[flow/config.mk]
export PLATFORM = sky130hd
export DESIGN_NAME = ALU_TOP
export DESIGN_NICKNAME = ALU_TOP
export VERILOG_FILES = /design/flow/design.v
export SDC_FILE = /design/flow/constraint.sdc
export NUM_CORES = 4
export LEC_CHECK = 0
export CAP_MARGIN = 20
export CORE_MARGIN = 2
export CORE_UTILIZATION = 63
export PLACE_DENSITY = 0.36
export SLEW_MARGIN = 20
[flow/constraint.sdc]
create_clock -name core_clock -period 16.7 [get_ports {clk}]
set_input_delay 3.3400 -clock core_clock [delete_from_list [all_inputs] [get_ports {clk}]]
set_output_delay 3.3400 -clock core_clock [all_outputs]
set_load 0.01 [all_outputs]
[flow/design.v]
`timescale 1ns / 1ps
module decoder(
    input [1:0] in,
    output reg [3:0] out
    );
    always @(*) begin
        case(in)
            2'b00: out = 4'b1000;
            2'b01: out = 4'b0100;
            2'b10: out = 4'b0010;
            2'b11: out = 4'b0001;
        endcase
    end
endmodule
`timescale 1ns / 1ps
module ARITHMATIC_UNIT #(parameter width = 16)(
    input [width - 1:0] A,
    input [width - 1:0] B,
    input [1:0] ALU_FUN,
    input clk,rst,
    input Arith_Enable,
    output reg [width - 1:0] Arith_OUT,
    output reg Carry_OUT,
    output reg Arith_Flag
    );
    always@(posedge clk or negedge rst) begin
        if (!rst) begin
            Arith_OUT <= 0;
            Arith_Flag <= 0;
            Carry_OUT <= 0;        
        end
        else if (Arith_Enable) begin
            Arith_OUT <= 0;
            Carry_OUT <= 0;
            Arith_Flag <= 1;
            case (ALU_FUN)
                2'b00:
                begin
                    {Carry_OUT,Arith_OUT} <= A+B;
                end
                2'b01:
                begin
                    {Carry_OUT,Arith_OUT} <= A-B;
                end
                2'b10:
                begin
                    {Carry_OUT,Arith_OUT} <= A*B;
                end                
                2'b11:
                begin
                    {Carry_OUT,Arith_OUT} <= (B == 0) ? {1'b0, {width{1'b1}}} : A/B;
                end                
            endcase
        end
        else begin
            Arith_OUT <= 0;
            Arith_Flag <= 0;
            Carry_OUT <= 0;            
        end
    end
endmodule
`timescale 1ns / 1ps
module Logic_Unit #(parameter width = 16)(
    input [width - 1:0] A,
    input [width - 1:0] B,
    input [1:0] ALU_FUN,
    input clk,rst,
    input Logic_Enable,
    output reg [width - 1:0] Logic_OUT,
    output reg Logic_Flag
    );
 always@(posedge clk or negedge rst) begin
        if (!rst) begin
            Logic_OUT <= 0;
            Logic_Flag <= 0;
        end
        else if (Logic_Enable) begin
            Logic_OUT <= 0;
            Logic_Flag <= 1;
            case (ALU_FUN)
                2'b00:
                begin
                    Logic_OUT <= A&B;
                end
                2'b01:
                begin
                    Logic_OUT <= A|B;
                end
                2'b10:
                begin
                    Logic_OUT <= ~(A&B);
                end                
                2'b11:
                begin
                    Logic_OUT <= ~(A|B);
                end                
            endcase
        end
        else begin
            Logic_OUT <= 0;
            Logic_Flag <= 0;
        end
    end
endmodule
`timescale 1ns / 1ps
module CMP_Unit #(parameter width = 16)(
    input [width - 1:0] A,
    input [width - 1:0] B,
    input [1:0] ALU_FUN,
    input clk,rst,
    input CMP_Enable,
    output reg [width - 1:0] CMP_OUT,
    output reg CMP_Flag
    );
always@(posedge clk or negedge rst) begin
        if (!rst) begin
            CMP_OUT <= 0;
            CMP_Flag <= 0;
        end
        else if (CMP_Enable) begin
            CMP_OUT <= 0;
            CMP_Flag <= 1;
            case (ALU_FUN)
                2'b00:
                begin
                    CMP_OUT <= 0;
                end
                2'b01:
                begin
                    CMP_OUT <= (A==B);
                end
                2'b10:
                begin
                    CMP_OUT <= (A>B)? 2:0;
                end                
                2'b11:
                begin
                    CMP_OUT <= (A<B)? 3:0;
                end                
            endcase
        end
        else begin
            CMP_OUT <= 0;
            CMP_Flag <= 0;
        end
    end
endmodule
`timescale 1ns / 1ps
module Shift_Unit #(parameter width = 16)(
    input [width - 1:0] A,
    input [width - 1:0] B,
    input [1:0] ALU_FUN,
    input clk,rst,
    input Shift_Enable,
    output reg [width - 1:0] Shift_OUT,
    output reg Shift_Flag
    );
always@(posedge clk or negedge rst) begin
        if (!rst) begin
            Shift_OUT <= 0;
            Shift_Flag <= 0;
        end
        else if (Shift_Enable) begin
            Shift_OUT <= 0;
            Shift_Flag <= 1;
            case (ALU_FUN)
                2'b00:
                begin
                    Shift_OUT <= A>>1;
                end
                2'b01:
                begin
                    Shift_OUT <= A<<1;
                end
                2'b10:
                begin
                    Shift_OUT <= B>>1;
                end                
                2'b11:
                begin
                    Shift_OUT <= B<<1;
                end                
            endcase
        end
        else begin
            Shift_OUT <= 0;
            Shift_Flag <= 0;
        end
    end
endmodule
`timescale 1ns / 1ps
module ALU_TOP #(parameter width = 16)(
    input [width - 1:0] A,
    input [width - 1:0] B,
    input [3:0] ALU_FUN,
    input clk,rst,
    output  [width - 1:0] Arith_OUT,
    output  Carry_OUT,
    output  Arith_Flag,
    output  [width - 1:0] Logic_OUT,
    output  Logic_Flag,
    output  [width - 1:0] CMP_OUT,
    output  CMP_Flag,
    output  [width - 1:0] Shift_OUT,
    output  Shift_Flag
    );
wire [3:0] enables;
decoder d0 (ALU_FUN[3:2],enables);
ARITHMATIC_UNIT #(width) d1 (A,B,ALU_FUN[1:0],clk,rst,enables[3],Arith_OUT,Carry_OUT,Arith_Flag);
Logic_Unit #(width) d2 (A,B,ALU_FUN[1:0],clk,rst,enables[2],Logic_OUT,Logic_Flag);
CMP_Unit #(width) d3 (A,B,ALU_FUN[1:0],clk,rst,enables[1],CMP_OUT,CMP_Flag);
Shift_Unit #(width) d4 (A,B,ALU_FUN[1:0],clk,rst,enables[0],Shift_OUT,Shift_Flag);
endmodule
[flow/run.sh]
#!/bin/bash
# the make line also repeats each setting of config.mk as NAME=value (left out here)
make -C /OpenROAD-flow-scripts/flow DESIGN_CONFIG=/design/flow/config.mk WORK_HOME=/design/flow/orfs CLKGATE_MAP_FILE= finish
==> flow_summary.toml, run 1 <==
# physical design summary
[synth]
ys_seq_share_pct = 8.41
yosys_cells = 2100
yosys-top-cells-count = "ha_1 (251), nand2_1 (221), nor2_1 (205)"
yosys.area_share.simple_pct = 19.8
ys_sh_xor_pct = 7.44
yosys.area.top_type = "ha_1"
synth-edff-count = 0
synthCells = 2100
synth_warnings = 5
ys_area_um2 = 16400
top_cell_area_share_pct = 19.2
mux_share_pct = 4.65
ys_types = 94
ys_sh_aoi_pct = 21.2
synthArstFlopShare_pct = 100
ys.flops = 55
synth.comb.largest_family = "adder cells"
adder_share_pct = 30.9
synthFlopType = "dfrtp_1"
topCellsByArea = "ha_1 (19%), fa_1 (12%), dfrtp_1 (8.4%)"
syn-cell-area_um2 = 16400
syn_area_per_cell_um2 = 7.79
yosysMostFrequentCell = "ha_1"

[clock_tree]
htreeDepth = 2
cts_buffers = 5
cts_sinks = 55
clockBufferDepth = 2
holdBufCountCts = 0
cts_root_buf = "clkbuf_16"

[placement]
dp_hpwl_um = 51900
globalplace.congestion = 1.05
port-buffer-count = 92

[grt]
track_usage_pct = 104
grt.overflow.total = 2425

[status]
first-error = "[ERROR GRT-0232] Routing congestion too high. Check the congestion heatmap in the GUI."
lastStage = "global routing"
status = "aborted with a tool error"

[die]
die_w_um = 165
num_rows = 58
die-height_um = 165
ioPinCount = 107
die_area_um2 = 27300
fp_util_pct = 64.6
core_region_area_um2 = 25300
metal layers:
metal / GRT usage, % / overflow
met4: 117 / 506
met3: 82.8 / 89
met5: 75.0 / 21
met2: 131 / 1696
met1: 90.6 / 113
stage by stage:
| stage | util, % | area (µm²) | instances | setup slack, ns |
|---|---|---|---|---|
| after floorplan | - | 17200 | 2114 | -10.52 |
| after global placement | 86.6 | 21900 | 2966 | -11.32 |
| after detailed placement | 86.6 | 21900 | 2966 | -12.26 |
| after CTS | 92.7 | 23500 | 3062 | -10.20 |
what timing repair did:
action | CTS
gates resized | 223
endpoints found under the setup margin | 7
pin swaps | 111
setup buffers | 87
endpoints found under the hold margin | 0
gates cloned | 2
==> inputs of run 2 (changes only) <==
CORE_UTILIZATION = 68   (was 63)
CTS_CLUSTER_DIAMETER = 31   (was default)
CTS_CLUSTER_SIZE = 76   (was default)
HOLD_SLACK_MARGIN = -0.08   (was default)
PLACE_DENSITY = default   (was 0.36)
SETUP_SLACK_MARGIN = -1.67   (was default)
clock period = 27.7 ns   (was 16.7 ns; I/O delays follow)
==> run 2 against run 1 <==
Net effect:
- the flow again stops in global routing
- die area shrank 7.2%
- synthesized area is the same
- synthesized cell count is the same
==> flow_summary.toml, run 2 <==
# physical design summary
[synth]
ys_sh_xor_pct = 7.44
yosys.area.top_type = "ha_1"
ys.flops = 55
ys_seq_share_pct = 8.41
adder_share_pct = 30.9
top_cell_area_share_pct = 19.2
synth-edff-count = 0
syn-cell-area_um2 = 16400
ys_area_um2 = 16400
synthFlopType = "dfrtp_1"
syn_area_per_cell_um2 = 7.79
yosys_cells = 2100
ys_sh_aoi_pct = 21.2
mux_share_pct = 4.65
synth_warnings = 5
synthArstFlopShare_pct = 100
ys_types = 94
yosys-top-cells-count = "ha_1 (251), nand2_1 (221), nor2_1 (205)"
yosys.area_share.simple_pct = 19.8
synthCells = 2100
yosysMostFrequentCell = "ha_1"
topCellsByArea = "ha_1 (19%), fa_1 (12%), dfrtp_1 (8.4%)"
synth.comb.largest_family = "adder cells"

[placement]
place_area_um2 = 21300
dp_hpwl_um = 53600
globalplace.congestion = 1.09
port-buffer-count = 92
placed_cells = 2913

[die]
fp_util_pct = 69.5
die_area_um2 = 25300
ioPinCount = 107
num_rows = 56
die_w_um = 159
die-height_um = 159
core_region_area_um2 = 23500

[clock_tree]
holdBufCountCts = 0
cts_root_buf = "clkbuf_16"
htreeDepth = 2
cts_buffers = 5
cts_sinks = 55
clockBufferDepth = 2

[status]
lastStage = "global routing"
status = "aborted with a tool error"
[run 2: through the flow]
stage / setup slack [ns] / utilization, %
floorplan: -2.28 / -
global placement: -2.65 / 90.5
detailed placement: -3.93 / 90.5
CTS: -2.84 / 92.0
[run 2: repair_timing]
| action | in CTS |
|---|---|
| buffers inserted | 11 |
| hold endpoints to repair | 0 |
| resized | 34 |
| endpoints found under the setup margin | 2 |
| cloned | 1 |
| pin swaps | 20 |
==> inputs of run 3 (changes only) <==
ABC_AREA = 1   (was default)
CORE_UTILIZATION = 67   (was 68)
CTS_CLUSTER_DIAMETER = 366   (was 31)
CTS_CLUSTER_SIZE = 98   (was 76)
HOLD_SLACK_MARGIN = default   (was -0.08)
PLACE_DENSITY = 0.36   (was default)
SETUP_SLACK_MARGIN = default   (was -1.67)
clock period = 21.0 ns   (was 27.7 ns; I/O delays follow)
==> run 3 against run 2 <==
Net effect:
- the flow again stops in global routing
- synthesized cell count rose by 14%
- synthesized area fell by 0.69%
- die area is 0.77% higher
==> flow_summary.toml, run 3 <==
# physical design summary
[placement]
port-buffer-count = 92
place_ws_ns = -7.98
place_area_um2 = 20800
placed_cells = 3165
dp_hpwl_um = 47100
globalplace.congestion = 1.03

[synth]
synthArstFlopShare_pct = 100
ys_area_um2 = 16300
top_cell_area_share_pct = 19.3
topCellsByArea = "ha_1 (19%), nand2_1 (13%), fa_1 (12%)"
yosys_cells = 2386
synthCells = 2386
syn_area_per_cell_um2 = 6.81
ys_sh_xor_pct = 6.09
ys_types = 65
synth-edff-count = 0
synth_warnings = 5
yosys.area_share.simple_pct = 23.6
yosysMostFrequentCell = "nand2_1"
synthFlopType = "dfrtp_1"
ys.flops = 55
ys_sh_aoi_pct = 17.2
syn-cell-area_um2 = 16300
synth.comb.largest_family = "adder cells"
yosys.area.top_type = "ha_1"
yosys-top-cells-count = "nand2_1 (544), inv_1 (424), ha_1 (251)"
ys_seq_share_pct = 8.47
adder_share_pct = 31.1
mux_share_pct = 0

[die]
fp_util_pct = 67.6
die_w_um = 160
num_rows = 57
die-height_um = 160
die_area_um2 = 25500
core_region_area_um2 = 24000
ioPinCount = 107

[grt]
track_usage_pct = 87.3
grt.overflow.total = 610

[clock_tree]
clockBufferDepth = 2
cts_buffers = 5
cts_root_buf = "clkbuf_16"
cts_sinks = 55
holdBufCountCts = 0
htreeDepth = 2

[status]
first-error = "[ERROR GRT-0232] Routing congestion too high. Check the congestion heatmap in the GUI."
status = "aborted with a tool error"
lastStage = "global routing"
-- run 3: layer usage --
metal | overflow | track usage [%]
met5 | 2 | 46.6
met4 | 177 | 95.3
met3 | 22 | 72.2
met2 | 387 | 105
met1 | 22 | 82.4
-- run 3: repair_timing --
item,in CTS
resized,38
setup buffers,15
endpoints found under the setup margin,5
pin swaps,24
gates cloned,1
==> inputs of run 4 (changes only) <==
ABC_AREA = default   (was 1)
CELL_PAD_IN_SITES_GLOBAL_PLACEMENT = 0   (was default)
CORE_UTILIZATION = 68   (was 67)
CTS_CLUSTER_DIAMETER = 31   (was 366)
CTS_CLUSTER_SIZE = default   (was 98)
PLACE_DENSITY = default   (was 0.36)
SETUP_SLACK_MARGIN = -1.67   (was default)
TNS_END_PERCENT = 70   (was default)
clock period = 29.5 ns   (was 21.0 ns; I/O delays follow)
==> run 4 against run 3 <==
Net effect:
- now fails the layout checks on negative setup slack
- die area decreased by 0.77%
- synthesized area increased by 0.69%
- synthesized cell count decreased by 12%
==> flow_summary.toml, run 4 <==
# physical design summary
[worst_setup_path]
slowest_stage = "or4_4"
worst-setup-path-type = "primary input to flip-flop"
worst_setup_path_start_kind = "primary input"
path_depth = 128
crit_path_max_incr_delay_ns = 0.52
critical_path.startpoint = "B[14]"
cp_common_cell = "ha_1"
end_kind = "flip-flop"
crit_fanout = 7
cp.arrival_ns = 32.67
setup.worst_path.end = "d1.Arith_OUT[0]$_DFF_PN0_"
path_buffers = 16
critical_path_required_ns = 29.68
cp_top_family = "AND-OR/OR-AND gates"

[synth]
syn-cell-area_um2 = 16400
yosys.area_share.simple_pct = 19.8
yosysMostFrequentCell = "ha_1"
yosys_cells = 2100
ys_types = 94
synth.comb.largest_family = "adder cells"
syn_area_per_cell_um2 = 7.79
top_cell_area_share_pct = 19.2
yosys.area.top_type = "ha_1"
ys.flops = 55
ys_sh_xor_pct = 7.44
synthCells = 2100
synthArstFlopShare_pct = 100
synthFlopType = "dfrtp_1"
synth_warnings = 5
mux_share_pct = 4.65
ys_area_um2 = 16400
ys_sh_aoi_pct = 21.2
yosys-top-cells-count = "ha_1 (251), nand2_1 (221), nor2_1 (205)"
topCellsByArea = "ha_1 (19%), fa_1 (12%), dfrtp_1 (8.4%)"
ys_seq_share_pct = 8.41
synth-edff-count = 0
adder_share_pct = 30.9

[sta]
grt_setup_unrepaired = "true"
hold_viol = 0
fin_ws_ns = -2.99
tightest_slew_ns = 1.30
holdWs_ns = 5.64
slew_viol_final = 0
setup_viol = 2
fmax_mhz = 30.8
period_used_pct = 110
period_needed_ns = 32.49
slew_headroom_pct = 13.0

[pwr]
pg_comb_uw = 964
power_frac_comb_pct = 86.1
worst_ir_drop_vdd_uv = 80.5
p_int_uw = 528
seqPwrFrac_pct = 7.5
clockPowerShare_pct = 6.4
maxPowerGroup = "combinational logic"
p_per_area_nw_per_um2 = 51.5
p_leak_nw = 10.8
powerClk_uw = 71.8
power_switching_share_pct = 52.9
p_seq_uw = 84.2
p_sw_uw = 593

[die]
ioPinCount = 107
core_region_area_um2 = 23500
die_area_um2 = 25300
die_w_um = 159
die-height_um = 159
num_rows = 56
fp_util_pct = 69.5

[clock_tree]
clk_pin_slew_worst_paths_ns = 0.08
clockBufferDepth = 2
cts_buffers = 5
tritoncts = "done"
cts_root_buf = "clkbuf_16"
cts_sinks = 55
htreeDepth = 2

[detailed_routing]
via_per_inst = 7.14
via_count = 21104
ant_nets = 0
firstDrtPassIters = 16
drc = 0
wl_per_cell_um = 25.7
routed_wl_um = 75900
drt_iter0_drc = 3555

[grt]
antenna_found_initial = 3
grt_max_degree = 72
grt_pass1_wl_um = 113000
track_usage_pct = 56.6
grt_pass1_vias = 21121
grt.overflow.total = 0

[placement]
port-buffer-count = 92
dp_hpwl_um = 53100
globalplace.congestion = 1.07

[layout]
num-nets-final = 3014
fin_util_pct = 92.4
area_delta_synth_final_pct = 32.9

[hold_path]
hold_path_class = "primary input to asynchronous set/reset pin"

[flow_run]
warnings = 65
drv.max_cap_violation_count = 0

[status]
status = "failed layout checks"
failed_checks = "negative setup slack"
[run 4: cell type report]
type	instances	area (µm²)
Inverter	202	763
Timing Repair Buffer	611	4820
Multi-Input combinational cell	1754	14200
Clock buffer	5	125
Clock inverter	3	47.5
Sequential cell	55	1380
Tap cell	319	399
Antenna cell	5	12.5
Fill cell	944	1790
[run 4: stage by stage]
step           instances  total power, mW  instance area, µm²  setup WS [ns]  TNS, ns
2_1_floorplan       2114            0.645               16600          -1.65    -1.88
3_3_place_gp        2927            0.885               21200          -1.82    -2.23
3_5_place_dp        2927            0.953               21200          -2.86    -4.21
4_1_cts             2942             1.03               21500          -1.99    -2.55
5_1_grt             2950             1.16               21700          -3.93    -6.70
6_report            2954             1.12               21700          -2.99    -4.53
[run 4: layer usage]
metal	track usage [%]	vias to the layer above	routed length [µm]
met5	1.52	-	40
met4	47.2	2	9200
met3	25.5	992	12800
met2	83.6	2266	30200
met1	62.3	9437	23600
li1	-	8407	-
[run 4: repair_timing]
item,CTS,global route
hold buffers,0,0
endpoints found under the setup margin,1,2
pin swaps,15,19
setup buffers,9,9
resized,30,37
==> inputs of run 5 (changes only) <==
CAP_MARGIN = 30   (was 20)
CELL_PAD_IN_SITES_GLOBAL_PLACEMENT = default   (was 0)
CORE_MARGIN = 4   (was 2)
CORE_UTILIZATION = 38   (was 68)
CTS_CLUSTER_DIAMETER = default   (was 31)
CTS_CLUSTER_SIZE = 32   (was default)
GPL_ROUTABILITY_DRIVEN = 1   (was default)
MAX_ROUTING_LAYER = met4   (was default)
PLACE_DENSITY_LB_ADDON = 0.08   (was default)
SETUP_SLACK_MARGIN = default   (was -1.67)
TNS_END_PERCENT = default   (was 70)
clock period = 28.9 ns   (was 29.5 ns; I/O delays follow)
==> run 5 against run 4 <==
Net effect:
- global-route usage fell by 28 points
- synthesized cell count unchanged
- combinational power is 4.8% lower
- critical endpoint unchanged
- first-iteration DRC count fell by 64%
- sequential share of layout area fell by 0.54 points
- still fails the layout checks on negative setup slack
- utilization shrank 36 points
- hold slack worse by 0.028 ns
- largest power group unchanged
- final area up 9.4%
==> flow_summary.toml, run 5 <==
# physical design summary
[worst_setup_path]
path_buffers = 12
crit_path_max_incr_delay_ns = 0.57
end_kind = "flip-flop"
cp_common_cell = "ha_4"
cp.arrival_ns = 30.53
path_depth = 119
critical_path.startpoint = "B[5]"
slowest_stage = "or4_4"
worst_setup_path_start_kind = "primary input"
critical_path_required_ns = 29.10
cp_top_family = "AND-OR/OR-AND gates"
setup.worst_path.end = "d1.Arith_OUT[0]$_DFF_PN0_"
worst-setup-path-type = "primary input to flip-flop"
crit_fanout = 13

[hold_path]
hold_path_class = "primary input to asynchronous set/reset pin"

[synth]
ys.flops = 55
yosysMostFrequentCell = "ha_1"
topCellsByArea = "ha_1 (19%), fa_1 (12%), dfrtp_1 (8.4%)"
yosys-top-cells-count = "ha_1 (251), nand2_1 (221), nor2_1 (205)"
adder_share_pct = 30.9
syn_area_per_cell_um2 = 7.79
ys_types = 94
ys_sh_aoi_pct = 21.2
synth-edff-count = 0
yosys.area.top_type = "ha_1"
synthFlopType = "dfrtp_1"
syn-cell-area_um2 = 16400
ys_seq_share_pct = 8.41
yosys.area_share.simple_pct = 19.8
synth.comb.largest_family = "adder cells"
ys_area_um2 = 16400
synth_warnings = 5
synthArstFlopShare_pct = 100
synthCells = 2100
mux_share_pct = 4.65
ys_sh_xor_pct = 7.44
top_cell_area_share_pct = 19.2
yosys_cells = 2100

[die]
die-height_um = 216
die_area_um2 = 46500
die_w_um = 216
num_rows = 75
ioPinCount = 107
fp_util_pct = 38.8
core_region_area_um2 = 42200

[detailed_routing]
firstDrtPassIters = 5
wl_per_cell_um = 21.1
via_count = 17886
drc = 0
via_per_inst = 5.50
diodes = 0
routed_wl_um = 68500
drt_iter0_drc = 1263
ant_nets = 0

[pwr]
power_frac_comb_pct = 85.6
p_int_uw = 554
pg_comb_uw = 918
p_leak_nw = 11.4
power_switching_share_pct = 48.3
worst_ir_drop_vdd_uv = 49.0
maxPowerGroup = "combinational logic"
powerClk_uw = 68.5
p_sw_uw = 517
p_seq_uw = 85.3
p_per_area_nw_per_um2 = 45.0
p_total_mw = 1.07
clockPowerShare_pct = 6.4
seqPwrFrac_pct = 8.0

[grt]
antenna_found_initial = 0
grt_pass1_vias = 17932
grt.overflow.total = 0
track_usage_pct = 28.7
grt_max_degree = 59
grt_pass1_wl_um = 102000

[clock_tree]
tritoncts = "done"
holdBufCountCts = 0
cts_root_buf = "clkbuf_16"
clockBufferDepth = 2
clk_pin_slew_worst_paths_ns = 0.07
cts_sinks = 55
cts_buffers = 5
htreeDepth = 2

[layout]
fin_util_pct = 56.3
area_delta_synth_final_pct = 45.3
fin_area_um2 = 23800
stdcell_count = 3250
seq_area_um2 = 1380
num-nets-final = 3096
comb_area_um2 = 15300
fillerInstances = 3958

[sta]
period_used_pct = 105
tightest_slew_ns = 1.05
setup_viol = 2
setup_tns_ns = -1.55
fin_ws_ns = -1.42
slew_headroom_pct = 30.1
period_needed_ns = 30.32
slew_viol_final = 0
fmax_mhz = 33.0
hold_viol = 0
grt_setup_unrepaired = "true"
holdWs_ns = 5.61

[placement]
globalplace.congestion = 0.980
dp_hpwl_um = 53200
place_ws_ns = -3.17
port-buffer-count = 92
place_area_um2 = 21800
placed_cells = 3164

[flow_run]
drv.max_cap_violation_count = 0
warnings = 64

[status]
status = "failed layout checks"
failed_checks = "negative setup slack"
-- run 5: metal layers --
metal	GRT usage (%)	vias up	wire [µm]
li1	-	8564	-
met2	45.4	643	31000
met3	4.21	118	4690
met4	8.46	0	2100
met5	-	-	0
met1	38.4	8561	30600
-- run 5: final cells by class --
cell class | count | area share [%]
sequential | 55 | 5.78
clock buffer | 5 | 0.526
timing repair buffer | 691 | 23.3
clock inverter | 2 | 0.158
multi-input combinational | 1756 | 64.2
tap | 539 | 2.83
inverter | 202 | 3.21
-- run 5: repair_timing --
action,CTS,global route
gates resized,76,185
buffers inserted,29,51
endpoints found under the hold margin,0,0
gates cloned,1,1
endpoints found under the setup margin,2,2
pin swaps,49,130
==> inputs of run 6 (changes only) <==
CAP_MARGIN = 5   (was 30)
CELL_PAD_IN_SITES_GLOBAL_PLACEMENT = 0   (was default)
CORE_MARGIN = 2   (was 4)
CORE_UTILIZATION = 70   (was 38)
CTS_CLUSTER_DIAMETER = 31   (was default)
CTS_CLUSTER_SIZE = default   (was 32)
GPL_ROUTABILITY_DRIVEN = default   (was 1)
MAX_ROUTING_LAYER = default   (was met4)
PLACE_DENSITY_LB_ADDON = default   (was 0.08)
TNS_END_PERCENT = 80   (was default)
clock period = 27.8 ns   (was 28.9 ns; I/O delays follow)
==> run 6 against run 5 <==
Net effect:
- the flow now stops in clock tree synthesis
- synthesized cell count is the same
- synthesized area did not move
- die area decreased by 47%
==> flow_summary.toml, run 6 <==
# physical design summary
[status]
status = "aborted with a tool error"
lastStage = "clock tree synthesis"
first-error = "[ERROR DPL-0038] Utilization greater than 100%, impossible to legalize"

[placement]
place_area_um2 = 21500
port-buffer-count = 92
globalplace.congestion = 1.07
dp_hpwl_um = 58900
placed_cells = 2896

[synth]
adder_share_pct = 30.9
ys_sh_xor_pct = 7.44
ys.flops = 55
yosys.area.top_type = "ha_1"
mux_share_pct = 4.65
ys_seq_share_pct = 8.41
syn_area_per_cell_um2 = 7.79
synthCells = 2100
syn-cell-area_um2 = 16400
synth_warnings = 5
yosys.area_share.simple_pct = 19.8
synth-edff-count = 0
yosys-top-cells-count = "ha_1 (251), nand2_1 (221), nor2_1 (205)"
ys_sh_aoi_pct = 21.2
ys_area_um2 = 16400
topCellsByArea = "ha_1 (19%), fa_1 (12%), dfrtp_1 (8.4%)"
yosys_cells = 2100
yosysMostFrequentCell = "ha_1"
synthArstFlopShare_pct = 100
synth.comb.largest_family = "adder cells"
top_cell_area_share_pct = 19.2
ys_types = 94
synthFlopType = "dfrtp_1"

[die]
die-height_um = 157
die_area_um2 = 24600
die_w_um = 157
ioPinCount = 107
core_region_area_um2 = 22800
num_rows = 55
fp_util_pct = 71.9
==> run 6: stage by stage <==
stage	hold WS (ns)	power, mW	setup WS, ns	utilization, %
2_1_floorplan	5.26	0.697	-1.64	-
3_3_place_gp	5.69	0.946	-2.09	94.4
3_5_place_dp	5.70	1.03	-3.86	94.4
==> inputs of run 7 (changes only) <==
CAP_MARGIN = 20   (was 5)
CELL_PAD_IN_SITES_GLOBAL_PLACEMENT = default   (was 0)
CTS_CLUSTER_DIAMETER = default   (was 31)
HOLD_SLACK_MARGIN = -0.08   (was default)
SETUP_SLACK_MARGIN = -1.65   (was default)
TNS_END_PERCENT = default   (was 80)
clock period = 30.4 ns   (was 27.8 ns; I/O delays follow)
==> run 7 against run 6 <==
Net effect:
- the flow stops in global routing
- die area did not move
- synthesized area did not move
- synthesized cell count is the same
==> flow_summary.toml, run 7 <==
# physical design summary
[synth]
mux_share_pct = 4.65
ys.flops = 55
topCellsByArea = "ha_1 (19%), fa_1 (12%), dfrtp_1 (8.4%)"
synthArstFlopShare_pct = 100
yosys_cells = 2100
syn_area_per_cell_um2 = 7.79
adder_share_pct = 30.9
synthFlopType = "dfrtp_1"
top_cell_area_share_pct = 19.2
synth-edff-count = 0
ys_sh_aoi_pct = 21.2
yosys.area_share.simple_pct = 19.8
synth.comb.largest_family = "adder cells"
yosysMostFrequentCell = "ha_1"
ys_area_um2 = 16400
ys_sh_xor_pct = 7.44
yosys-top-cells-count = "ha_1 (251), nand2_1 (221), nor2_1 (205)"
synth_warnings = 5
ys_seq_share_pct = 8.41
synthCells = 2100
yosys.area.top_type = "ha_1"
syn-cell-area_um2 = 16400
ys_types = 94

[die]
die_w_um = 157
fp_util_pct = 71.9
die-height_um = 157
ioPinCount = 107
die_area_um2 = 24600
core_region_area_um2 = 22800
num_rows = 55

[clock_tree]
htreeDepth = 2
cts_sinks = 55
cts_buffers = 5
cts_root_buf = "clkbuf_16"
clockBufferDepth = 2

[placement]
dp_hpwl_um = 53100
port-buffer-count = 92
globalplace.congestion = 1.12
placed_cells = 2896

[status]
status = "aborted with a tool error"
lastStage = "global routing"
first-error = "[ERROR GRT-0232] Routing congestion too high. Check the congestion heatmap in the GUI."

[grt]
track_usage_pct = 90.2
grt.overflow.total = 317
-- run 7: routing by layer --
metal / track usage (%) / overflow
met3: 81.2 / 22
met5: 67.7 / 9
met2: 101 / 180
met4: 93.8 / 77
met1: 87.4 / 29
-- run 7: what timing repair did --
action | CTS
hold buffers | 0
setup buffers | 13
pin swaps | 13
gates resized | 42
gates cloned | 0
endpoints found under the setup margin | 1
-- run 7: stage by stage --
stage / hold slack (ns) / worst slack, ns / setup TNS [ns] / area (µm²)
after floorplan: 5.78 / -1.63 / -1.79 / 16500
after global placement: 6.33 / -0.887 / -0.887 / 20900
after detailed placement: 6.35 / -2.54 / -3.51 / 20900
after CTS: 6.04 / -1.63 / -1.72 / 21300
==> inputs of run 8 (changes only) <==
CAP_MARGIN = 5   (was 20)
CELL_PAD_IN_SITES_DETAIL_PLACEMENT = 2   (was default)
CORE_ASPECT_RATIO = 0.51   (was default)
CORE_MARGIN = 4   (was 2)
CORE_UTILIZATION = 40   (was 70)
CTS_CLUSTER_SIZE = 64   (was default)
GPL_ROUTABILITY_DRIVEN = 0   (was default)
HOLD_SLACK_MARGIN = 0.09   (was -0.08)
MAX_ROUTING_LAYER = met4   (was default)
MIN_ROUTING_LAYER = met2   (was default)
PLACE_DENSITY_LB_ADDON = 0.13   (was default)
SETUP_SLACK_MARGIN = default   (was -1.65)
SLEW_MARGIN = 10   (was 20)
TNS_END_PERCENT = 75   (was default)
clock period = 19.6 ns   (was 30.4 ns; I/O delays follow)
==> run 8 against run 7 <==
Net effect:
- the run fails in detailed placement
- synthesized area is the same
- synthesized cell count stayed put
- die area rose by 80%
==> flow_summary.toml, run 8 <==
# physical design summary
[status]
status = "aborted with a tool error"
lastStage = "detailed placement"
first-error = "[ERROR DPL-0033] detailed placement checks failed during check placement."

[synth]
synth.comb.largest_family = "adder cells"
ys.flops = 55
ys_sh_aoi_pct = 21.2
ys_area_um2 = 16400
syn-cell-area_um2 = 16400
yosys.area_share.simple_pct = 19.8
mux_share_pct = 4.65
ys_seq_share_pct = 8.41
synth_warnings = 5
yosysMostFrequentCell = "ha_1"
ys_types = 94
synth-edff-count = 0
adder_share_pct = 30.9
topCellsByArea = "ha_1 (19%), fa_1 (12%), dfrtp_1 (8.4%)"
synthCells = 2100
yosys_cells = 2100
top_cell_area_share_pct = 19.2
synthFlopType = "dfrtp_1"
yosys.area.top_type = "ha_1"
yosys-top-cells-count = "ha_1 (251), nand2_1 (221), nor2_1 (205)"
syn_area_per_cell_um2 = 7.79
ys_sh_xor_pct = 7.44
synthArstFlopShare_pct = 100

[die]
die_w_um = 291
die-height_um = 152
core_region_area_um2 = 40000
ioPinCount = 107
num_rows = 52
die_area_um2 = 44400
fp_util_pct = 40.9

[placement]
port-buffer-count = 92
==> inputs of run 9 (changes only) <==
CAP_MARGIN = 20   (was 5)
CELL_PAD_IN_SITES_DETAIL_PLACEMENT = default   (was 2)
CELL_PAD_IN_SITES_GLOBAL_PLACEMENT = 1   (was default)
CORE_ASPECT_RATIO = default   (was 0.51)
CORE_MARGIN = 2   (was 4)
CTS_CLUSTER_SIZE = default   (was 64)
GPL_ROUTABILITY_DRIVEN = default   (was 0)
HOLD_SLACK_MARGIN = default   (was 0.09)
MAX_ROUTING_LAYER = default   (was met4)
MIN_ROUTING_LAYER = default   (was met2)
PLACE_DENSITY_LB_ADDON = default   (was 0.13)
SETUP_SLACK_MARGIN = 5.0   (was default)
SLEW_MARGIN = 20   (was 10)
TNS_END_PERCENT = default   (was 75)
clock period = 33.0 ns   (was 19.6 ns; I/O delays follow)
==> run 9 against run 8 <==
Net effect:
- now clean on timing, DRC and antenna
- synthesized area did not move
- die area shrank 4.2%
- synthesized cell count unchanged
==> flow_summary.toml, run 9 <==
# physical design summary
[worst_setup_path]
cp_top_family = "AND-OR/OR-AND gates"
path_buffers = 10
crit_fanout = 8
cp.arrival_ns = 31.48
end_kind = "flip-flop"
worst-setup-path-type = "primary input to flip-flop"
worst_setup_path_start_kind = "primary input"
critical_path.startpoint = "B[0]"
path_depth = 119
setup.worst_path.end = "d1.Arith_OUT[0]$_DFF_PN0_"
crit_path_max_incr_delay_ns = 0.58
slowest_stage = "or4_4"
critical_path_required_ns = 33.22

[sta]
hold_viol = 0
fmax_mhz = 32.0
grt_setup_unrepaired = "true"
slew_headroom_pct = 31.8
setup_viol = 0
slew_viol_final = 0
tightest_slew_ns = 1.02
holdWs_ns = 6.42
setup_tns_ns = 0
fin_ws_ns = 1.74
period_used_pct = 94.7
period_needed_ns = 31.26

[detailed_routing]
routed_wl_um = 67300
ant_nets = 0
firstDrtPassIters = 7
drc = 0
diodes = 0
drt_iter0_drc = 1085
wl_per_cell_um = 23.1
via_per_inst = 5.79
via_count = 16847

[synth]
yosys.area.top_type = "ha_1"
ys_types = 94
synth-edff-count = 0
ys_sh_xor_pct = 7.44
syn_area_per_cell_um2 = 7.79
synthCells = 2100
synthArstFlopShare_pct = 100
ys_seq_share_pct = 8.41
yosys-top-cells-count = "ha_1 (251), nand2_1 (221), nor2_1 (205)"
ys_sh_aoi_pct = 21.2
topCellsByArea = "ha_1 (19%), fa_1 (12%), dfrtp_1 (8.4%)"
mux_share_pct = 4.65
synth_warnings = 5
adder_share_pct = 30.9
synth.comb.largest_family = "adder cells"
yosys.area_share.simple_pct = 19.8
ys_area_um2 = 16400
ys.flops = 55
syn-cell-area_um2 = 16400
yosys_cells = 2100
yosysMostFrequentCell = "ha_1"
synthFlopType = "dfrtp_1"
top_cell_area_share_pct = 19.2

[clock_tree]
tritoncts = "done"
cts_sinks = 55
cts_root_buf = "clkbuf_16"
htreeDepth = 2
cts_buffers = 5
clk_pin_slew_worst_paths_ns = 0.09
clockBufferDepth = 2
holdBufCountCts = 0

[die]
ioPinCount = 107
die_w_um = 206
num_rows = 74
die_area_um2 = 42600
core_region_area_um2 = 40600
fp_util_pct = 40.3
die-height_um = 206

[grt]
met2_usage_pct = 52.4
grt_pass1_vias = 16383
grtUsageMet1_pct = 43.0
gr-max-usage-layer = "met2"
gr-usage-met3_pct = 2.21
track_usage_pct = 31.3
grt_max_degree = 72
antenna_found_initial = 0
grt_pass1_wl_um = 100000
grt.overflow.total = 0

[pwr]
worst_ir_drop_vdd_uv = 52.8
p_leak_nw = 9.78
pg_comb_uw = 761
p_per_area_nw_per_um2 = 41.6
p_total_uw = 892
p_sw_uw = 459
p_int_uw = 433
p_seq_uw = 74.4
power_frac_comb_pct = 85.3
seqPwrFrac_pct = 8.3
power_switching_share_pct = 51.5
clockPowerShare_pct = 6.4
maxPowerGroup = "combinational logic"
powerClk_uw = 56.9

[layout]
fillerInstances = 3912
seq_area_um2 = 1380
fin_area_um2 = 21400
fin_util_pct = 52.7
comb_area_um2 = 15500
num-nets-final = 2761
area_delta_synth_final_pct = 30.9
stdcell_count = 2909

[placement]
place_area_um2 = 19100
place_ws_ns = -0.115
dp_hpwl_um = 50600
placed_cells = 2768
port-buffer-count = 92
globalplace.congestion = 0.934

[flow_run]
drv.max_cap_violation_count = 0
warnings = 66

[hold_path]
hold_path_class = "primary input to asynchronous set/reset pin"

[status]
status = "finished clean"
-- run 9: final cells by class --
class,count,share of cell area (%)
multi-input cells,1756,72.3
repair buffers,356,13.9
flip-flops and latches,55,6.42
inverters,202,3.58
well taps,532,3.11
clock buffers,6,0.648
clock inverters,2,0.0759
-- run 9: per-layer routing --
metal  wire length, µm  vias to the layer above  share of wire (%)
li1                  -                     7906                  -
met1             30700                     8306                 46
met2             31200                      513                 46
met3              3190                      122                4.7
met4              2320                        0                3.4
met5                 0                        -                  0
-- run 9: timing repair --
| action | 4_1_cts | 5_1_grt |
|---|---|---|
| pin swaps | 54 | 88 |
| resized | 111 | 139 |
| setup endpoints to repair | 3 | 3 |
| cloned | 2 | 2 |
| buffers inserted | 80 | 49 |
==> inputs of run 10 (changes only) <==
CELL_PAD_IN_SITES_GLOBAL_PLACEMENT = 2   (was 1)
CORE_ASPECT_RATIO = 0.83   (was default)
CORE_MARGIN = 10   (was 2)
CORE_UTILIZATION = 65   (was 40)
CTS_CLUSTER_SIZE = 24   (was default)
SETUP_SLACK_MARGIN = default   (was 5.0)
clock period = 20.8 ns   (was 33.0 ns; I/O delays follow)
==> run 10 against run 9 <==
Net effect:
- the run now fails in global placement without I/O
- synthesized cell count unchanged
- die area down 25%
- synthesized area unchanged
==> flow_summary.toml, run 10 <==
# physical design summary
[die]
die-height_um = 165
die_w_um = 194
die_area_um2 = 32000
num_rows = 52
fp_util_pct = 66.6
core_region_area_um2 = 24600

[synth]
yosys.area.top_type = "ha_1"
synth.comb.largest_family = "adder cells"
mux_share_pct = 4.65
syn_area_per_cell_um2 = 7.79
synth-edff-count = 0
synthFlopType = "dfrtp_1"
synthArstFlopShare_pct = 100
ys_sh_xor_pct = 7.44
adder_share_pct = 30.9
yosys-top-cells-count = "ha_1 (251), nand2_1 (221), nor2_1 (205)"
ys_sh_aoi_pct = 21.2
synthCells = 2100
yosys_cells = 2100
yosysMostFrequentCell = "ha_1"
ys_seq_share_pct = 8.41
ys_area_um2 = 16400
ys.flops = 55
top_cell_area_share_pct = 19.2
ys_types = 94
yosys.area_share.simple_pct = 19.8
synth_warnings = 5
topCellsByArea = "ha_1 (19%), fa_1 (12%), dfrtp_1 (8.4%)"
syn-cell-area_um2 = 16400

[status]
lastStage = "global placement without I/O"
status = "aborted with a tool error"
first-error = "[ERROR GPL-0301] Utilization 124.827 % exceeds 100%."
==> inputs of run 11 (changes only) <==
CELL_PAD_IN_SITES_GLOBAL_PLACEMENT = default   (was 2)
CORE_ASPECT_RATIO = default   (was 0.83)
CORE_MARGIN = 2   (was 10)
CORE_UTILIZATION = 68   (was 65)
CTS_CLUSTER_DIAMETER = 38   (was default)
CTS_CLUSTER_SIZE = default   (was 24)
clock period = 30.7 ns   (was 20.8 ns; I/O delays follow)
==> run 11 against run 10 <==
Net effect:
- the run fails in global routing
- synthesized cell count did not move
- die area fell by 21%
- synthesized area did not move
==> flow_summary.toml, run 11 <==
# physical design summary
[placement]
placed_cells = 2866
place_ws_ns = -1.18
port-buffer-count = 92
globalplace.congestion = 1.07
dp_hpwl_um = 51700

[synth]
synth_warnings = 5
yosys.area.top_type = "ha_1"
ys_seq_share_pct = 8.41
ys_area_um2 = 16400
ys_sh_xor_pct = 7.44
ys_types = 94
yosys.area_share.simple_pct = 19.8
synth-edff-count = 0
syn-cell-area_um2 = 16400
synthCells = 2100
synth.comb.largest_family = "adder cells"
mux_share_pct = 4.65
yosys-top-cells-count = "ha_1 (251), nand2_1 (221), nor2_1 (205)"
ys_sh_aoi_pct = 21.2
adder_share_pct = 30.9
synthArstFlopShare_pct = 100
topCellsByArea = "ha_1 (19%), fa_1 (12%), dfrtp_1 (8.4%)"
synthFlopType = "dfrtp_1"
yosysMostFrequentCell = "ha_1"
ys.flops = 55
syn_area_per_cell_um2 = 7.79
top_cell_area_share_pct = 19.2
yosys_cells = 2100

[clock_tree]
htreeDepth = 2
cts_sinks = 55
cts_buffers = 5
cts_root_buf = "clkbuf_16"
clockBufferDepth = 2

[status]
status = "aborted with a tool error"
first-error = "[ERROR GRT-0232] Routing congestion too high. Check the congestion heatmap in the GUI."
lastStage = "global routing"

[die]
fp_util_pct = 69.5
num_rows = 56
die_area_um2 = 25300
die-height_um = 159
die_w_um = 159
ioPinCount = 107
core_region_area_um2 = 23500

[grt]
track_usage_pct = 107
grt.overflow.total = 2788
## run 11: what timing repair did
| action | 4_1_cts |
|---|---|
| gates resized | 83 |
| pin swaps | 57 |
| setup buffers | 40 |
| endpoints found under the setup margin | 1 |
| hold buffers | 0 |
| cloned | 2 |
## run 11: metal layers
layer  overflow  global-route usage (%)
met4        504                     116
met5         12                    61.0
met3         77                    84.1
met2       2120                     141
met1         75                    94.4
## run 11: metrics by stage
stage	TNS, ns	util (%)	hold WS (ns)	cell area (µm²)
3_5_place_dp	-1.18	88.8	6.31	20900
2_1_floorplan	0	-	5.84	16800
4_1_cts	0	92.3	5.98	21700
3_3_place_gp	-0.396	88.8	6.29	20900
==> inputs of run 12 (changes only) <==
CAP_MARGIN = 5   (was 20)
CELL_PAD_IN_SITES_GLOBAL_PLACEMENT = 0   (was default)
CORE_UTILIZATION = 72   (was 68)
CTS_CLUSTER_DIAMETER = 169   (was 38)
CTS_CLUSTER_SIZE = 27   (was default)
PLACE_DENSITY_LB_ADDON = 0.14   (was default)
TNS_END_PERCENT = 30   (was default)
clock period = 57.9 ns   (was 30.7 ns; I/O delays follow)
==> run 12 against run 11 <==
Net effect:
- the run now finishes clean
- synthesized area did not move
- die area shrank 5.4%
- synthesized cell count is the same
==> flow_summary.toml, run 12 <==
# physical design summary
[synth]
ys_seq_share_pct = 8.41
syn_area_per_cell_um2 = 7.79
synthCells = 2100
ys_sh_aoi_pct = 21.2
synth.comb.largest_family = "adder cells"
ys_area_um2 = 16400
top_cell_area_share_pct = 19.2
topCellsByArea = "ha_1 (19%), fa_1 (12%), dfrtp_1 (8.4%)"
yosys.area.top_type = "ha_1"
synth-edff-count = 0
yosys-top-cells-count = "ha_1 (251), nand2_1 (221), nor2_1 (205)"
synthFlopType = "dfrtp_1"
synthArstFlopShare_pct = 100
yosys.area_share.simple_pct = 19.8
yosysMostFrequentCell = "ha_1"
adder_share_pct = 30.9
ys_sh_xor_pct = 7.44
ys_types = 94
ys.flops = 55
yosys_cells = 2100
mux_share_pct = 4.65
syn-cell-area_um2 = 16400
synth_warnings = 5

[placement]
dp_hpwl_um = 45500
place_area_um2 = 17400
globalplace.congestion = 1.04
place_ws_ns = 14.50
port-buffer-count = 92

[worst_setup_path]
slowest_stage = "a221oi_1"
worst-setup-path-type = "primary input to flip-flop"
worst_setup_path_start_kind = "primary input"
cp_top_family = "AND-OR/OR-AND gates"
crit_path_max_incr_delay_ns = 0.93
critical_path.startpoint = "B[15]"
path_buffers = 5
setup.worst_path.end = "d1.Arith_OUT[0]$_DFF_PN0_"
crit_fanout = 26
cp_common_cell = "a21oi_1"
end_kind = "flip-flop"
critical_path_required_ns = 58.10
path_depth = 120
cp.arrival_ns = 43.98

[sta]
tightest_slew_ns = 1.07
setup_viol = 0
fmax_mhz = 22.8
slew_headroom_pct = 28.3
period_needed_ns = 43.77
period_used_pct = 75.6
hold_viol = 0
slew_viol_final = 0
fin_ws_ns = 14.13
setup_tns_ns = 0
holdWs_ns = 11.17
grt_setup_unrepaired = "false"

[detailed_routing]
drc = 0
via_count = 17687
drt_iter0_drc = 2673
routed_wl_um = 63600
via_per_inst = 7.30
ant_nets = 0
diodes = 0
wl_per_cell_um = 26.2
firstDrtPassIters = 17

[pwr]
seqPwrFrac_pct = 8.4
pg_comb_uw = 433
p_int_uw = 230
p_sw_uw = 280
p_per_area_nw_per_um2 = 29.0
maxPowerGroup = "combinational logic"
powerClk_uw = 33.6
power_frac_comb_pct = 85.0
worst_ir_drop_vdd_uv = 33.0
power_switching_share_pct = 54.9
p_seq_uw = 43.0
p_leak_nw = 8.28
clockPowerShare_pct = 6.6

[die]
die-height_um = 155
die_w_um = 155
core_region_area_um2 = 22500
num_rows = 55
ioPinCount = 107
fp_util_pct = 72.7
die_area_um2 = 24000

[clock_tree]
clk_pin_slew_worst_paths_ns = 0.09
holdBufCountCts = 0
clockBufferDepth = 2
tritoncts = "done"
cts_resized = 0
cts_buffers = 5
cts_sinks = 55
cts_root_buf = "clkbuf_16"
htreeDepth = 2
cts_setup_buffers = 0

[status]
status = "finished clean"

[flow_run]
warnings = 61
drv.max_cap_violation_count = 0

[grt]
grt_pass1_wl_um = 98100
grt_pass1_vias = 17692
grt_max_degree = 59
grt.overflow.total = 0
track_usage_pct = 53.5
antenna_found_initial = 5

[layout]
num-nets-final = 2521
fillerInstances = 1537
area_delta_synth_final_pct = 7.31
fin_area_um2 = 17600

[hold_path]
hold_path_class = "primary input to asynchronous set/reset pin"
run 12: area by class of cell:
class / instances / area, µm² / share of cell area (%)
clock buffer: 5 / 125 / 0.712
tap: 285 / 357 / 2.03
clock inverter: 3 / 25.0 / 0.142
inverter: 202 / 758 / 4.32
timing repair buffer: 118 / 1100 / 6.27
sequential: 55 / 1380 / 7.83
multi-input combinational: 1754 / 13800 / 78.7
run 12: metal layers:
layer  track usage, %  share of wire, %  up-vias
li1                 -                 -     7425
met1             61.5                33     8107
met2             76.6                40     1549
met3             25.7                17      602
met4             40.6               9.8        4
met5            0.414             0.036        -
run 12: stage by stage:
stage	utilization (%)	std cells	power, mW
2_1_floorplan	-	2114	0.327
3_3_place_gp	77.4	2414	0.413
3_5_place_dp	77.4	2414	0.432
4_1_cts	78.0	2422	0.478
5_1_grt	78.1	2422	0.530
6_report	78.1	2422	0.509
==> inputs of run 13 (changes only) <==
ABC_AREA = 1   (was default)
CAP_MARGIN = 20   (was 5)
CELL_PAD_IN_SITES_GLOBAL_PLACEMENT = default   (was 0)
CTS_CLUSTER_DIAMETER = 394   (was 169)
CTS_CLUSTER_SIZE = 15   (was 27)
PLACE_DENSITY_LB_ADDON = 0.19   (was 0.14)
TNS_END_PERCENT = default   (was 30)
clock period = 16.8 ns   (was 57.9 ns; I/O delays follow)
==> run 13 against run 12 <==
Net effect:
- the run now fails in clock tree synthesis
- die area fell by 0.67%
- synthesized area fell by 0.69%
- synthesized cell count up 14%
==> flow_summary.toml, run 13 <==
# physical design summary
[synth]
synth_warnings = 5
ys_types = 65
ys_sh_xor_pct = 6.09
synthArstFlopShare_pct = 100
adder_share_pct = 31.1
syn_area_per_cell_um2 = 6.81
mux_share_pct = 0
yosys.area_share.simple_pct = 23.6
ys_sh_aoi_pct = 17.2
synth.comb.largest_family = "adder cells"
ys_area_um2 = 16300
top_cell_area_share_pct = 19.3
synthFlopType = "dfrtp_1"
yosysMostFrequentCell = "nand2_1"
yosys_cells = 2386
synth-edff-count = 0
yosys-top-cells-count = "nand2_1 (544), inv_1 (424), ha_1 (251)"
ys_seq_share_pct = 8.47
yosys.area.top_type = "ha_1"
ys.flops = 55
topCellsByArea = "ha_1 (19%), nand2_1 (13%), fa_1 (12%)"
synthCells = 2386
syn-cell-area_um2 = 16300

[die]
num_rows = 54
die-height_um = 154
die_area_um2 = 23800
ioPinCount = 107
core_region_area_um2 = 22000
fp_util_pct = 73.8
die_w_um = 154

[placement]
dp_hpwl_um = 54500
globalplace.congestion = 1.12
placed_cells = 3116
place_area_um2 = 20700
port-buffer-count = 92

[status]
lastStage = "clock tree synthesis"
status = "aborted with a tool error"
first-error = "[ERROR DPL-0038] Utilization greater than 100%, impossible to legalize"
[run 13: per-stage QoR]
step | util (%) | power (mW) | setup WS [ns] | hold WS, ns
after detailed placement | 94.2 | 1.55 | -12.35 | 3.54
after global placement | 94.2 | 1.39 | -9.44 | 3.49
after floorplan | - | 1.03 | -9.35 | 3.06
==> inputs of run 14 (changes only) <==
ABC_AREA = default   (was 1)
CORE_UTILIZATION = 68   (was 72)
CTS_CLUSTER_DIAMETER = default   (was 394)
CTS_CLUSTER_SIZE = default   (was 15)
HOLD_SLACK_MARGIN = -0.08   (was default)
PLACE_DENSITY_LB_ADDON = default   (was 0.19)
clock period = 29.2 ns   (was 16.8 ns; I/O delays follow)
==> run 14 against run 13 <==
Net effect:
- the flow again stops in clock tree synthesis
- die area grew 6.4%
- synthesized area grew 0.69%
- synthesized cell count shrank 12%
==> flow_summary.toml, run 14 <==
# physical design summary
[status]
status = "aborted with a tool error"
lastStage = "clock tree synthesis"
first-error = "[ERROR DPL-0033] detailed placement checks failed during check placement."

[synth]
mux_share_pct = 4.65
syn-cell-area_um2 = 16400
yosys_cells = 2100
ys_seq_share_pct = 8.41
top_cell_area_share_pct = 19.2
yosys.area_share.simple_pct = 19.8
ys_sh_aoi_pct = 21.2
yosysMostFrequentCell = "ha_1"
syn_area_per_cell_um2 = 7.79
ys_sh_xor_pct = 7.44
ys_area_um2 = 16400
topCellsByArea = "ha_1 (19%), fa_1 (12%), dfrtp_1 (8.4%)"
synthFlopType = "dfrtp_1"
yosys.area.top_type = "ha_1"
ys_types = 94
synthCells = 2100
yosys-top-cells-count = "ha_1 (251), nand2_1 (221), nor2_1 (205)"
synth.comb.largest_family = "adder cells"
synth_warnings = 5
synthArstFlopShare_pct = 100
adder_share_pct = 30.9
synth-edff-count = 0
ys.flops = 55

[die]
die_w_um = 159
num_rows = 56
ioPinCount = 107
die-height_um = 159
die_area_um2 = 25300
core_region_area_um2 = 23500
fp_util_pct = 69.5

[placement]
dp_hpwl_um = 54500
globalplace.congestion = 1.04
place_area_um2 = 21300
placed_cells = 2908
port-buffer-count = 92
place_ws_ns = -3.20
==> inputs of run 15 (changes only) <==
CORE_UTILIZATION = 66   (was 68)
clock period = 27.2 ns   (was 29.2 ns; I/O delays follow)
==> run 15 against run 14 <==
Net effect:
- the flow stops in global routing
- die area is 2.9% higher
- synthesized area stayed put
- synthesized cell count stayed put
==> flow_summary.toml, run 15 <==
# physical design summary
[status]
status = "aborted with a tool error"
lastStage = "global routing"
first-error = "[ERROR GRT-0116] Global routing finished with congestion. Check the congestion regions in the DRC Viewer."

[grt]
grt.overflow.total = 2
track_usage_pct = 75.2

[clock_tree]
clockBufferDepth = 2
cts_buffers = 5
htreeDepth = 2
cts_sinks = 55
cts_root_buf = "clkbuf_16"
holdBufCountCts = 0

[placement]
place_ws_ns = -4.02
dp_hpwl_um = 51700
globalplace.congestion = 1.08
port-buffer-count = 92

[die]
ioPinCount = 107
die_w_um = 161
fp_util_pct = 67.3
die_area_um2 = 26100
core_region_area_um2 = 24300
num_rows = 57
die-height_um = 161

[synth]
synth.comb.largest_family = "adder cells"
synthCells = 2100
yosys.area_share.simple_pct = 19.8
mux_share_pct = 4.65
synthArstFlopShare_pct = 100
yosys-top-cells-count = "ha_1 (251), nand2_1 (221), nor2_1 (205)"
synthFlopType = "dfrtp_1"
ys_types = 94
ys_sh_aoi_pct = 21.2
syn-cell-area_um2 = 16400
ys_seq_share_pct = 8.41
ys_sh_xor_pct = 7.44
yosys.area.top_type = "ha_1"
ys.flops = 55
top_cell_area_share_pct = 19.2
yosys_cells = 2100
adder_share_pct = 30.9
syn_area_per_cell_um2 = 7.79
topCellsByArea = "ha_1 (19%), fa_1 (12%), dfrtp_1 (8.4%)"
ys_area_um2 = 16400
synth_warnings = 5
synth-edff-count = 0
yosysMostFrequentCell = "ha_1"
-- run 15: metrics by stage --
stage	hold WS, ns	instance area (µm²)	instances
after CTS	5.41	23100	3024
after floorplan	5.14	17200	2114
after detailed placement	5.71	21500	2912
after global placement	5.69	21500	2912
-- run 15: timing repair --
action                     in CTS
pin swaps                     110
cloned                          2
gates resized                 194
setup endpoints to repair       3
setup buffers                 102
-- run 15: metal layers --
metal / GRT usage, % / overflow
met1: 73.7 / 0
met2: 94.2 / 1
met3: 60.2 / 0
met4: 74.9 / 1
met5: 19.1 / 0
==> inputs of run 16 (changes only) <==
CAP_MARGIN = 25   (was 20)
CELL_PAD_IN_SITES_DETAIL_PLACEMENT = 1   (was default)
CELL_PAD_IN_SITES_GLOBAL_PLACEMENT = 0   (was default)
CORE_MARGIN = 3   (was 2)
CORE_UTILIZATION = 21   (was 66)
CTS_CLUSTER_DIAMETER = 344   (was default)
CTS_CLUSTER_SIZE = 84   (was default)
GPL_ROUTABILITY_DRIVEN = 0   (was default)
GPL_TIMING_DRIVEN = 0   (was default)
HOLD_SLACK_MARGIN = default   (was -0.08)
MIN_ROUTING_LAYER = met2   (was default)
PLACE_DENSITY_LB_ADDON = 0.14   (was default)
SETUP_SLACK_MARGIN = -2.0   (was default)
SLEW_MARGIN = 10   (was 20)
TNS_END_PERCENT = 80   (was default)
clock period = 57.9 ns   (was 27.2 ns; I/O delays follow)
==> run 16 against run 15 <==
Net effect:
- the run now finishes clean
- die area grew to 3.1 times the previous value
- synthesized area unchanged
- synthesized cell count unchanged
==> flow_summary.toml, run 16 <==
# physical design summary
[pwr]
p_int_uw = 228
p_leak_nw = 8.45
p_seq_uw = 42.4
pg_comb_uw = 433
maxPowerGroup = "combinational logic"
power_frac_comb_pct = 85.0
clockPowerShare_pct = 6.6
seqPwrFrac_pct = 8.3
power_switching_share_pct = 55.2
powerClk_uw = 33.7
p_sw_uw = 281
p_per_area_nw_per_um2 = 26.9
worst_ir_drop_vdd_uv = 24.1

[worst_setup_path]
slowest_stage = "clkinv_2"
cp_top_family = "AND-OR/OR-AND gates"
path_depth = 122
path_buffers = 18
crit_path_max_incr_delay_ns = 1.01
cp.arrival_ns = 51.10
cp_common_cell = "ha_1"
critical_path.startpoint = "B[1]"
worst_setup_path_start_kind = "primary input"
end_kind = "flip-flop"
worst-setup-path-type = "primary input to flip-flop"
crit_fanout = 28
setup.worst_path.end = "d1.Arith_OUT[0]$_DFF_PN0_"
critical_path_required_ns = 58.06

[clock_tree]
cts_root_buf = "clkbuf_16"
tritoncts = "done"
htreeDepth = 2
cts_resized = 0
clk_pin_slew_worst_paths_ns = 0.08
cts_sinks = 55
holdBufCountCts = 0
cts_setup_buffers = 0
cts_buffers = 5
clockBufferDepth = 2

[die]
die-height_um = 285
core_region_area_um2 = 76600
ioPinCount = 107
die_area_um2 = 81300
num_rows = 101
die_w_um = 285
fp_util_pct = 21.4

[grt]
grt_max_degree = 56
grt_pass1_vias = 26600
grt.overflow.total = 0
gr-max-usage-layer = "met3"
antenna_found_initial = 1
grt_pass1_wl_um = 116000
track_usage_pct = 28.7
gr-usage-met3_pct = 39.8
met2_usage_pct = 32.8
grtUsageMet1_pct = 0

[sta]
period_used_pct = 88.0
setup_viol = 0
fmax_mhz = 19.6
slew_viol_final = 0
hold_viol = 0
fin_ws_ns = 6.97
tightest_slew_ns = 1.17
period_needed_ns = 50.93
slew_headroom_pct = 22.2
setup_tns_ns = 0
grt_setup_unrepaired = "false"

[synth]
synth_warnings = 5
ys_seq_share_pct = 8.41
synth.comb.largest_family = "adder cells"
synthCells = 2100
synth-edff-count = 0
syn_area_per_cell_um2 = 7.79
synthFlopType = "dfrtp_1"
syn-cell-area_um2 = 16400
yosys.area_share.simple_pct = 19.8
topCellsByArea = "ha_1 (19%), fa_1 (12%), dfrtp_1 (8.4%)"
adder_share_pct = 30.9
mux_share_pct = 4.65
ys_sh_aoi_pct = 21.2
ys_area_um2 = 16400
yosys.area.top_type = "ha_1"
yosysMostFrequentCell = "ha_1"
yosys-top-cells-count = "ha_1 (251), nand2_1 (221), nor2_1 (205)"
ys_sh_xor_pct = 7.44
top_cell_area_share_pct = 19.2
synthArstFlopShare_pct = 100
yosys_cells = 2100
ys_types = 94
ys.flops = 55

[detailed_routing]
routed_wl_um = 78600
ant_nets = 0
via_per_inst = 6.98
via_count = 22752
drc = 0
wl_per_cell_um = 24.1
drt_iter0_drc = 3779
firstDrtPassIters = 8

[placement]
dp_hpwl_um = 61100
placed_cells = 3239
port-buffer-count = 91
place_ws_ns = 8.30

[layout]
stdcell_count = 3258
num-nets-final = 2604
area_delta_synth_final_pct = 15.8
fillerInstances = 9311

[hold_path]
hold_path_class = "primary input to asynchronous set/reset pin"

[status]
status = "finished clean"

[flow_run]
warnings = 61
drv.max_cap_violation_count = 0
-- run 16: area by class of cell --
class,instances,area (µm²),area share [%]
clock buffer,5,125,0.660
tap,1030,1290,6.80
buffer,103,467,2.46
clock inverter,3,27.5,0.145
timing repair buffer,98,1060,5.61
inverter,202,761,4.01
sequential,55,1380,7.26
antenna,8,20.0,0.106
multi-input combinational,1754,13800,72.9
-- run 16: per-layer routing --
| layer | wire, µm | part of all wire, % | vias up |
|---|---|---|---|
| met5 | 617 | 0.78 | - |
| met4 | 7330 | 9.3 | 24 |
| met3 | 33700 | 43 | 691 |
| met2 | 37000 | 47 | 6701 |
| met1 | 0 | 0 | 7809 |
| li1 | - | - | 7527 |
-- run 16: per-stage QoR --
stage | utilization (%) | hold slack (ns) | power, mW | area, µm²
after floorplan | - | 11.28 | 0.327 | 16400
after global placement | 24.3 | 12.34 | 0.448 | 18600
after detailed placement | 24.5 | 11.69 | 0.456 | 18700
after CTS | 24.7 | 11.34 | 0.493 | 18900
after global routing | 24.7 | 11.39 | 0.559 | 18900
final | 24.7 | 11.30 | 0.509 | 18900
==> inputs of run 17 (changes only) <==
CAP_MARGIN = 5   (was 25)
CELL_PAD_IN_SITES_DETAIL_PLACEMENT = default   (was 1)
CORE_MARGIN = 2   (was 3)
CORE_UTILIZATION = 70   (was 21)
CTS_CLUSTER_DIAMETER = default   (was 344)
CTS_CLUSTER_SIZE = default   (was 84)
GPL_ROUTABILITY_DRIVEN = default   (was 0)
GPL_TIMING_DRIVEN = default   (was 0)
MIN_ROUTING_LAYER = default   (was met2)
PLACE_DENSITY_LB_ADDON = default   (was 0.14)
SLEW_MARGIN = 20   (was 10)
TNS_END_PERCENT = 90   (was 80)
clock period = 28.3 ns   (was 57.9 ns; I/O delays follow)
==> run 17 against run 16 <==
Net effect:
- the flow now stops in global routing
- die area is 70% lower
- synthesized area stayed put
- synthesized cell count stayed put
==> flow_summary.toml, run 17 <==
# physical design summary
[status]
lastStage = "global routing"
status = "aborted with a tool error"
first-error = "[ERROR GRT-0116] Global routing finished with congestion. Check the congestion regions in the DRC Viewer."

[grt]
grt.overflow.total = 265
track_usage_pct = 89.6

[synth]
yosys_cells = 2100
ys_sh_xor_pct = 7.44
ys_area_um2 = 16400
synthCells = 2100
adder_share_pct = 30.9
topCellsByArea = "ha_1 (19%), fa_1 (12%), dfrtp_1 (8.4%)"
ys.flops = 55
yosys-top-cells-count = "ha_1 (251), nand2_1 (221), nor2_1 (205)"
yosys.area_share.simple_pct = 19.8
syn_area_per_cell_um2 = 7.79
yosys.area.top_type = "ha_1"
synthFlopType = "dfrtp_1"
mux_share_pct = 4.65
top_cell_area_share_pct = 19.2
ys_sh_aoi_pct = 21.2
synth.comb.largest_family = "adder cells"
synthArstFlopShare_pct = 100
synth_warnings = 5
syn-cell-area_um2 = 16400
synth-edff-count = 0
ys_types = 94
ys_seq_share_pct = 8.41
yosysMostFrequentCell = "ha_1"

[placement]
dp_hpwl_um = 56400
globalplace.congestion = 1.10
place_area_um2 = 21300
port-buffer-count = 92

[die]
die_area_um2 = 24600
die_w_um = 157
core_region_area_um2 = 22800
die-height_um = 157
num_rows = 55
ioPinCount = 107
fp_util_pct = 71.9

[clock_tree]
cts_buffers = 5
clockBufferDepth = 2
holdBufCountCts = 0
cts_root_buf = "clkbuf_16"
cts_sinks = 55
htreeDepth = 2
run 17: metrics by stage:
step	hold WS [ns]	setup TNS (ns)	worst slack, ns	utilization [%]	std cells
3_3_place_gp	5.80	-2.59	-1.98	93.4	2912
3_5_place_dp	5.82	-5.77	-3.56	93.4	2912
4_1_cts	5.50	-4.12	-2.83	95.3	2935
2_1_floorplan	5.36	-2.60	-1.95	-	2114
run 17: routing by layer:
metal,GRT usage [%],overflow
met5,62.3,2
met3,83.1,13
met4,93.0,87
met1,86.2,14
met2,99.7,149
run 17: timing repair:
item / 4_1_cts
setup buffers: 16
pin swaps: 21
setup endpoints to repair: 1
gates cloned: 2
resized: 40
==> inputs of run 18 (changes only) <==
ABC_AREA = 1   (was default)
CAP_MARGIN = 20   (was 5)
CELL_PAD_IN_SITES_GLOBAL_PLACEMENT = default   (was 0)
CORE_UTILIZATION = 59   (was 70)
CTS_CLUSTER_DIAMETER = 231   (was default)
CTS_CLUSTER_SIZE = 98   (was default)
PLACE_DENSITY = 0.38   (was default)
SETUP_SLACK_MARGIN = default   (was -2.0)
TNS_END_PERCENT = 15   (was 90)
clock period = 18.3 ns   (was 28.3 ns; I/O delays follow)
==> run 18 against run 17 <==
Net effect:
- now fails the layout checks on negative setup slack
- die area grew 17%
- synthesized area shrank 0.69%
- synthesized cell count grew 14%
==> flow_summary.toml, run 18 <==
# physical design summary
[sta]
setup_viol = 6
tightest_slew_ns = 1.06
slew_viol_final = 0
setup_tns_ns = -37.80
slew_headroom_pct = 29.1
fin_ws_ns = -10.82
period_needed_ns = 29.12
hold_viol = 0
grt_setup_unrepaired = "true"
period_used_pct = 159
fmax_mhz = 34.3

[worst_setup_path]
worst-setup-path-type = "primary input to flip-flop"
crit_path_max_incr_delay_ns = 0.37
worst_setup_path_start_kind = "primary input"
cp_common_cell = "nand2_2"
end_kind = "flip-flop"
cp_top_family = "simple AND/OR/NAND/NOR gates"
path_buffers = 36
cp.arrival_ns = 29.29
path_depth = 205
crit_fanout = 10
critical_path.startpoint = "B[3]"
critical_path_required_ns = 18.48
slowest_stage = "ha_1"
setup.worst_path.end = "d1.Arith_OUT[0]$_DFF_PN0_"

[synth]
ys_sh_xor_pct = 6.09
ys_area_um2 = 16300
topCellsByArea = "ha_1 (19%), nand2_1 (13%), fa_1 (12%)"
synthArstFlopShare_pct = 100
top_cell_area_share_pct = 19.3
syn_area_per_cell_um2 = 6.81
synth_warnings = 5
ys_seq_share_pct = 8.47
yosys.area.top_type = "ha_1"
synth.comb.largest_family = "adder cells"
adder_share_pct = 31.1
ys_types = 65
synthCells = 2386
syn-cell-area_um2 = 16300
ys.flops = 55
yosys_cells = 2386
synthFlopType = "dfrtp_1"
yosys-top-cells-count = "nand2_1 (544), inv_1 (424), ha_1 (251)"
synth-edff-count = 0
yosysMostFrequentCell = "nand2_1"
yosys.area_share.simple_pct = 23.6
mux_share_pct = 0
ys_sh_aoi_pct = 17.2

[layout]
fin_area_um2 = 23200
fin_util_pct = 85.8
stdcell_count = 3295
fillerInstances = 1462
area_delta_synth_final_pct = 42.7
num-nets-final = 3336

[die]
die_w_um = 170
num_rows = 60
die-height_um = 170
die_area_um2 = 28900
fp_util_pct = 60.2
ioPinCount = 107
core_region_area_um2 = 27000

[pwr]
p_seq_uw = 134
pg_comb_mw = 1.39
p_leak_nw = 12.7
power_frac_comb_pct = 85.8
maxPowerGroup = "combinational logic"
p_total_mw = 1.62
seqPwrFrac_pct = 8.3
power_switching_share_pct = 51.6
p_sw_uw = 836
p_per_area_nw_per_um2 = 69.8
worst_ir_drop_vdd_uv = 91.8
powerClk_uw = 95.6
clockPowerShare_pct = 5.9
p_int_uw = 784

[detailed_routing]
via_per_inst = 6.13
drt_iter0_drc = 2298
wl_per_cell_um = 21.8
drc = 0
via_count = 20209
firstDrtPassIters = 6
routed_wl_um = 71900
ant_nets = 0

[hold_path]
hold_path_class = "primary input to asynchronous set/reset pin"

[placement]
place_area_um2 = 20800
port-buffer-count = 92
globalplace.congestion = 1.02
placed_cells = 3191
dp_hpwl_um = 45100

[grt]
grt_max_degree = 56
grt_pass1_vias = 18668
grt.overflow.total = 0
track_usage_pct = 41.5
grt_pass1_wl_um = 94100
antenna_found_initial = 2

[clock_tree]
cts_sinks = 55
clockBufferDepth = 2
tritoncts = "done"
cts_buffers = 5
clk_pin_slew_worst_paths_ns = 0.07
cts_root_buf = "clkbuf_16"
htreeDepth = 2

[status]
failed_checks = "negative setup slack"
status = "failed layout checks"

[flow_run]
drv.max_cap_violation_count = 0
warnings = 66
## run 18: stage by stage
| stage | worst slack [ns] | hold slack (ns) |
|---|---|---|
| 2_1_floorplan | -8.40 | 3.36 |
| 3_3_place_gp | -8.69 | 3.93 |
| 3_5_place_dp | -9.67 | 3.74 |
| 4_1_cts | -8.46 | 3.42 |
| 5_1_grt | -12.17 | 3.47 |
| 6_report | -10.82 | 3.40 |
## run 18: final cells by class
cell class                 instances  area (µm²)  area share [%]
multi-input combinational       1803       14400            61.9
timing repair buffer             639        5160            22.2
inverter                         446        1720            7.42
sequential                        55        1380            5.93
tap                              341         427            1.84
clock buffer                       6         129           0.556
clock inverter                     2        16.3          0.0701
timing repair inverter             1        7.51          0.0324
antenna                            2        5.00          0.0216
## run 18: layer usage
layer	track usage, %	vias up	wire (µm)
li1	-	8725	-
met1	48.7	9221	24500
met2	69.8	1604	31100
met3	8.14	657	8460
met4	26.1	2	7840
met5	0	-	13
## run 18: what timing repair did
action,CTS,global route
cloned,2,2
buffers inserted,23,68
resized,74,285
pin swaps,50,195
hold buffers,0,0
endpoints found under the setup margin,6,7
Power is estimated from default activity; no workload was simulated.
